## sin_cos
module sin_cos #(
	parameter	ASIZE	=	16,
	parameter	DSIZE	= 	16,
	parameter	RNUM	= 	16
)(
	input				clock 	,
	input [ASIZE-1:0]	angle   ,
	output[DSIZE-1:0]	cos		,
	output[DSIZE-1:0]	sin		
);
localparam	RSIZE	= (RNUM > 16)? 16 : RNUM;
localparam		Angle_45		= 45*2**     (1*ASIZE)	/90,			 
				Angle_26		= 26.5651*2**(1*ASIZE)	/90,       
				Angle_14		= 14.0362*2**(1*ASIZE)	/90,       
				Angle_7			= 7.1250*2** (1*ASIZE)	/90,        
				Angle_3			= 3.5763*2** (1*ASIZE)	/90,        
				Angle_1_7899	= 1.7899*2** (1*ASIZE)	/90,        
				Angle_0_8952	= 0.8952*2** (1*ASIZE)	/90,        
				Angle_0_4476	= 0.4476*2** (1*ASIZE)	/90,        
				Angle_0_2238	= 0.2238*2** (1*ASIZE)	/90,        
				Angle_0_1119	= 0.1119*2** (1*ASIZE)	/90,
				Angle_0_0560	= 0.0560*2** (1*ASIZE)	/90,
				Angle_0_0280	= 0.0280*2** (1*ASIZE)	/90,    	
                Angle_0_0140    = 0.0140*2** (1*ASIZE)	/90,
                Angle_0_0070    = 0.0070*2** (1*ASIZE)	/90,
                Angle_0_0035    = 0.0035*2** (1*ASIZE)	/90,
                Angle_0_0017    = 0.0017*2** (1*ASIZE)	/90,
                Angle_0_0009    = 0.0009*2** (1*ASIZE)	/90;
wire [ASIZE-1:0]	ANGLE [16:0];
assign	ANGLE [ 0]	= Angle_45				;    
assign	ANGLE [ 1]	= Angle_26	            ;
assign	ANGLE [ 2]	= Angle_14	            ;
assign	ANGLE [ 3]	= Angle_7		        ;
assign	ANGLE [ 4]	= Angle_3		        ;
assign	ANGLE [ 5]	= Angle_1_7899          ;
  ...
==> flow/config.mk <==
export PLATFORM = sky130hd
export DESIGN_NAME = sin_cos
export DESIGN_NICKNAME = sin_cos
export VERILOG_FILES = /design/flow/design.v
export SDC_FILE = /design/flow/constraint.sdc
export NUM_CORES = 4
export LEC_CHECK = 0
export CAP_MARGIN = 20
export CORE_MARGIN = 2
export CORE_UTILIZATION = 64
export CTS_CLUSTER_SIZE = 96
export PLACE_DENSITY = 0.35
export SLEW_MARGIN = 20
==> flow/constraint.sdc <==
create_clock -name core_clock -period 3.52 [get_ports {clock}]
set_input_delay 0.7040 -clock core_clock [delete_from_list [all_inputs] [get_ports {clock}]]
set_output_delay 0.7040 -clock core_clock [all_outputs]
set_load 0.01 [all_outputs]
run.sh (not shown) runs the stock make flow with config.mk's settings and CLKGATE_MAP_FILE=.
The first run finished but fails on negative setup slack.
Change:
Settings changed: ABC_AREA set to 1, CORE_UTILIZATION 64 to 72, CTS_CLUSTER_SIZE 96 to 91, PLACE_DENSITY 0.35 to unset, PLACE_DENSITY_LB_ADDON set to 0.28.
Clock period 3.52 ns to 5.07 ns, I/O delays scaled along.
The new run completed and failed the layout checks on negative setup slack.
Sequential share of layout area goes down by 1.6 points.
Synthesized cell count grows by about 34%.
Cell area went up by 8.3%.
Change:
Settings changed: ABC_AREA 1 to unset, CORE_UTILIZATION 72 to 40, CTS_CLUSTER_SIZE 91 to unset, PLACE_DENSITY_LB_ADDON 0.28 to unset.
Clock period 5.07 ns to 6.3 ns, I/O delays scaled along.
This time the run passed the timing, DRC and antenna checks.
Routed wire length is lower by well over a third.
Die size is higher by well over a third.
Final cell count is lower by about a fifth.
Global-route usage is lower by 23 points.
Via count is lower by a quarter to a third.
First-iteration DRC count is lower by well over a third.
Change:
Settings changed: CORE_UTILIZATION 40 to 72, CTS_CLUSTER_DIAMETER set to 211, SETUP_SLACK_MARGIN set to 0.43.
Clock period 6.3 ns to 5.55 ns, I/O delays scaled along.
With this change the flow finished with negative setup slack left.
Worst hold slack gets better by 23 ps.
Maximum frequency went down by 3.3%.
Critical path depth is unchanged.

========
alpha:
Starting RTL as in the previous note.
Design sin_cos, start of the top module:
module sin_cos #(
	parameter	ASIZE	=	16,
	parameter	DSIZE	= 	16,
	parameter	RNUM	= 	16
)(
	input				clock 	,
	input [ASIZE-1:0]	angle   ,
	output[DSIZE-1:0]	cos		,
	output[DSIZE-1:0]	sin		
);
export LEC_CHECK = 0
export CAP_MARGIN = 20
export CORE_ASPECT_RATIO = 0.92
export CORE_MARGIN = 2
export CORE_UTILIZATION = 72
export CTS_CLUSTER_DIAMETER = 170
export MAX_ROUTING_LAYER = met4
export PLACE_DENSITY_LB_ADDON = 0.01
export SETUP_SLACK_MARGIN = 1.69
export SLEW_MARGIN = 0
create_clock -name core_clock -period 5.7 [get_ports {clock}]
alpha had finished all stages when the layout checks came back failing, citing negative setup slack.
Here is what was changed in the inputs of beta compared with alpha.
- setting CTS_CLUSTER_SIZE to 74 for the first time
- changing SETUP_SLACK_MARGIN from 1.69 to 1.63
- changing PLACE_DENSITY_LB_ADDON from 0.01 to 0.0
- removing MAX_ROUTING_LAYER (formerly met4)
- removing CORE_ASPECT_RATIO (formerly 0.92)
- changing SLEW_MARGIN from 0 to 20
- removing CTS_CLUSTER_DIAMETER (formerly 170)
- changing the clock period (ns, I/O delays scaled along) from 5.7 to 5.63
[summary]
The layout from beta, despite a flow that completed every stage, fails the layout checks, with the failing checks listed as negative setup slack. Utilization delta (beta -> alpha): insignificant. Between beta and alpha, global-route wire length before repair is lower for beta, alpha comes in above that. Relative to alpha, non-clock buffer count has gone up in beta. Buffers plus inverters on the worst setup path was higher in alpha than in beta. beta vs. alpha: sequential share of layout area comparable, wire length on met2 now smaller, final non-filler cell total comparable, worst hold margin now smaller, clock period minus worst slack now larger.

========
== run 1 ==
sin_cos again, from the RTL that the note above started with.
make LEC_CHECK=0 ABC_AREA=1 CAP_MARGIN=20 CORE_ASPECT_RATIO=0.54 CORE_MARGIN=2 CORE_UTILIZATION=71 CTS_CLUSTER_SIZE=91 SETUP_SLACK_MARGIN=1.27 SLEW_MARGIN=20 finish   # period 5.07 ns
Run 1 | ERROR | global routing
--- input diff run 1..run 2 ---
- ABC_AREA no longer set, was 1
- CORE_UTILIZATION now 64, was 71
- CORE_ASPECT_RATIO no longer set, was 0.54
- SETUP_SLACK_MARGIN now -0.33, was 1.27
- CTS_CLUSTER_SIZE no longer set, was 91
- the clock period (ns, I/O delays scaled along) now 4.94, was 5.07
Layout checks on run 2: not met. Flow itself completed; violations: setup timing.
Run 2 reports a higher post-synthesis compound-gate area fraction than run 1 does.
Relative to run 1, the synthesized cell count measured on run 2 has decreased by more than a quarter.
Lower number of distinct library cell variants in the gate-level netlist after synthesis among run 2 and run 1: run 1
In run 2 relative to run 1, die extent in x had gone down by more than a quarter.
For quantity of gates resized following cts, dividing the value from run 2 by the value from run 1 gives 0.34.
Run 2 against run 1: share of cell area taken by muxes after synthesis increased 1.7 points, area of the core went up 1.5%, post-synthesis xor/xnor area fraction climbed 1.4 points.
Edits applied to the flow inputs when going from run 2 to run 3:
- changing CORE_UTILIZATION from 64 to 62
- removing SETUP_SLACK_MARGIN (formerly -0.33)
- changing the clock period (ns, I/O delays scaled along) from 4.94 to 5.83
--- outcome ---
- Run 3 finished all stages; layout check result: FAIL, due to setup timing.
- Run 3 reports a higher site row count than run 2 does.
- Core footprint for run 3: about 3.3% up relative to run 2
- Total wire length delta (run 3 -> run 2): insignificant
- Run 3: overall chip area is about 3% higher than what run 2 reported.
- Combinational share of cell area in run 3 is 1.1 points higher than in run 2
- On wire length per cell after detailed routing: run 3 sits above run 2.
- Run 3 vs run 2, met3 layer usage reported by global route went down by 0.43 points.
Input changes introduced in run 4 (baseline for comparison: run 3):
- putting SETUP_SLACK_MARGIN at -0.33 where nothing was set
- swapping 20 for 35 in CAP_MARGIN
- putting CTS_CLUSTER_DIAMETER at 103 where nothing was set
- swapping 62 for 72 in CORE_UTILIZATION
- swapping 5.83 for 4.94 in the clock period (ns, I/O delays scaled along)
[summary]
Run 4 completed end to end; final checks failed (setup timing).
Compared to run 3, run 4 reaches a lower achievable clock.
Cell count: run 4 higher than run 3
Against run 3 as the reference, run 4 delivers a higher met3 usage.

========
sin_cos again, from the RTL that the note above started with.
clock: 5.7 ns
lec_check: 0
cap_margin: 20
core_margin: 2
core_utilization: 72
cts_cluster_diameter: 170
max_routing_layer: met4
place_density_lb_addon: 0.01
setup_slack_margin: 0.43
slew_margin: 40
The starting point finished but failed the layout checks on negative setup slack.
==> next run, changes <==
- ABC_AREA: not set -> 1
- CAP_MARGIN: 20 -> 40
- CTS_CLUSTER_DIAMETER: 170 -> 106
- MAX_ROUTING_LAYER: met4 -> not set
- SETUP_SLACK_MARGIN: 0.43 -> -0.34
- SLEW_MARGIN: 40 -> 20
- clock period: 5.7 -> 5.54 ns (I/O delays scaled with it)
=>
- The changed run produced a layout that fails on negative setup slack
- cell count went up by 28%
- design area went up by 3.7%
- wire length went up by 16%
==> next run, changes <==
- ABC_AREA: 1 -> not set
- CAP_MARGIN: 40 -> 20
- CORE_UTILIZATION: 72 -> 40
- CTS_CLUSTER_DIAMETER: 106 -> not set
- PLACE_DENSITY_LB_ADDON: 0.01 -> not set
- SETUP_SLACK_MARGIN: -0.34 -> not set
- clock period: 5.54 -> 3.76 ns (I/O delays scaled with it)
Result:
- The changed run finished but failed the layout checks on negative setup slack
- worst setup slack degrades by 2.2 ns
- via count falls by 22%
- sequential share of layout area went down by 0.37 points
- global-route usage is lower by 19 points
- final area is higher by 2.3%
- non-clock buffer count came out higher by 623
- clock-buffer cell count goes up by 13
==> next run, changes <==
- ABC_AREA: not set -> 1
- CORE_ASPECT_RATIO: not set -> 0.75
- CTS_CLUSTER_DIAMETER: not set -> 27
- GPL_ROUTABILITY_DRIVEN: not set -> 0
- SLEW_MARGIN: 20 -> 40
- clock period: 3.76 -> 6.5 ns (I/O delays scaled with it)
This time the run produced a clean layout.
First-iteration DRC count increases by 100%.
Final area increases by about 0.6%.
Global-route usage increases by 1.6 points.
Area after synthesis increases by about 9%.
Core utilization decreases by 3.8 points.
Worst hold slack degrades by 0.043 ns.
==> next run, changes <==
- CORE_ASPECT_RATIO: 0.75 -> not set
- CORE_UTILIZATION: 40 -> 72
- CTS_CLUSTER_DIAMETER: 27 -> 211
- GPL_ROUTABILITY_DRIVEN: 0 -> not set
- PLACE_DENSITY_LB_ADDON: not set -> 0.05
- SETUP_SLACK_MARGIN: not set -> 1.39
- SLEW_MARGIN: 40 -> 5
- clock period: 6.5 -> 4.86 ns (I/O delays scaled with it)
After rerunning:
- The new run stopped in global routing on ODB-0269
- die area went down by about 44%
- synthesized cell count does not change
- area after synthesis does not change
